Setup of lane 1:
// my_fifo
module my_fifo #(
                   parameter DATA_W           = 128      ,         
                   parameter DEPTH            = 16     ,         
                   parameter UPP_TH           = 4      ,         
                   parameter LOW_TH           = 2                
                )
                (
                   input                   clk         ,         
                   input                   rstn        ,         
                   input                   i_wren      ,         
                   input  [DATA_W - 1 : 0] i_wrdata    ,         
                   output                  o_alm_full  ,         
                   output                  o_full      ,         
                   input                   i_rden      ,         
                   output [DATA_W - 1 : 0] o_rddata    ,         
                   output                  o_alm_empty ,         
                   output                  o_empty               
                );
clock: 3.72 ns
lec_check: 0
cap_margin: 30
cell_pad_in_sites_detail_placement: 1
core_aspect_ratio: 1.28
core_margin: 5
core_utilization: 45
hold_slack_margin: -0.09
max_routing_layer: met4
place_density_lb_addon: 0.07
slew_margin: 20
run.sh (not shown) runs the stock make flow with config.mk's settings and CLKGATE_MAP_FILE=.
Although lane 1 finished all stages, its layout failed final checks on negative setup slack.
### lane 1 -> lane 2
- a deleted HOLD_SLACK_MARGIN that had been -0.09
- a change of CAP_MARGIN from 30 to 20
- a deleted PLACE_DENSITY_LB_ADDON that had been 0.07
- a change of CORE_MARGIN from 5 to 2
- a deleted CORE_ASPECT_RATIO that had been 1.28
- a deleted MAX_ROUTING_LAYER that had been met4
- a deleted CELL_PAD_IN_SITES_DETAIL_PLACEMENT that had been 1
- an added PLACE_DENSITY of 0.6
- a change of CORE_UTILIZATION from 45 to 71
- a change of the clock period (ns, I/O delays scaled along) from 3.72 to 2.1
### Flow results
- Lane 2 finished every stage; the final checks, however, were not passed, the failures being negative setup slack.
- Changes observed in lane 2 relative to lane 1: half-perimeter wire length after placement went up, critical path depth went up.
- On number of buffers inserted during clock tree synthesis: lane 2 sits below lane 1.
- [lane 2 vs lane 1] final setup violation count: higher in lane 2
- Compared with lane 1, lane 2 shows final area that has gone up by a few percent.
- In the flow results for lane 2 and lane 1, the buffer share of cell area is smaller on lane 1.
- Comparing lane 2 and lane 1, the lower number of clock buffers in the layout was measured on lane 1.
- Between lane 2 and lane 1, wire length is lower for lane 2, lane 1 comes in above that.
Relative to lane 2, the following input files were edited for lane 3:
- putting MAX_ROUTING_LAYER at met4 where nothing was set
- swapping 71 for 70 in CORE_UTILIZATION
- putting CTS_CLUSTER_SIZE at 86 where nothing was set
- putting SETUP_SLACK_MARGIN at 0.41 where nothing was set
- putting HOLD_SLACK_MARGIN at -0.09 where nothing was set
- swapping 2.1 for 4.25 in the clock period (ns, I/O delays scaled along)
--- outcome ---
- Lane 3 did not stop at any stage, and its layout met the timing, design-rule and antenna checks.
- The final instance area in lane 2 is 1.07 times that in lane 3.
- Changes observed in lane 3 relative to lane 2: final setup skew shows a reduction of 6.6 ps; switching share of power now sits lower.
Input-level comparison between lane 4 and lane 3:
- MAX_ROUTING_LAYER no longer set, was met4
- PLACE_DENSITY no longer set, was 0.6
- SETUP_SLACK_MARGIN no longer set, was 0.41
- HOLD_SLACK_MARGIN no longer set, was -0.09
- CTS_CLUSTER_SIZE now 25, was 86
- the clock period (ns, I/O delays scaled along) now 2.47, was 4.25
## What came out
- Lane 4 finished every stage; the final checks, however, were not passed, the failures being negative setup slack.
- Lane 3 finished every stage and its layout cleared the timing, design-rule and antenna checks.
- Summary of lane 4 over lane 3: global routing met1 resource utilization comparable; half-perimeter wire length of the detailed placement result rose about 32%.
- Initial core utilization came out exactly the same in lane 3 and lane 4.
- Number of cells after detailed placement, lane 4 vs lane 3: up by a few percent
- Lane 4: total track usage 1.6 points below lane 3
- Per the comparison of lane 4 with lane 3, share of the clock period used by the worst path went up 48 points, final-layout setup total negative slack went down 112020 ps.
Setup changes, lane 4 to lane 5
- CORE_UTILIZATION: 70 -> 45
- PLACE_DENSITY: unset -> 0.6
- CTS_CLUSTER_SIZE: 25 -> unset
- the clock period (ns, I/O delays scaled along): 2.47 -> 4.44
Results
Lane 5 finished end to end and its layout was clean on timing, DRC and antenna.
When the final numbers for lane 4 and lane 5 were put side by side, the multi-input gate share of total cell area turned out to be greater in lane 5.
Diff lane 4 -> lane 5 | critical path depth in cells | decrease of 5
Summary: total power after layout, lane 5 better than lane 4
Cell count in lane 5 is 393 higher than in lane 4
Relative to lane 4, area occupied by multi-input gates has gone down in lane 5.
Compared with lane 4, in lane 5 clock latency on the worst-skew pair grew by 20 ps, final standard cell area without fillers shrank by about 6%, per-cell routed wire length shrank by about 5%, total length of routed met2 wires held steady, area growth from synthesis to layout shrank by 7.3 points.
Diff lane 4 and lane 5: via count of the first global-routing pass higher in lane 4
Power figures rest on the tool's default switching activity, not on a simulated workload.
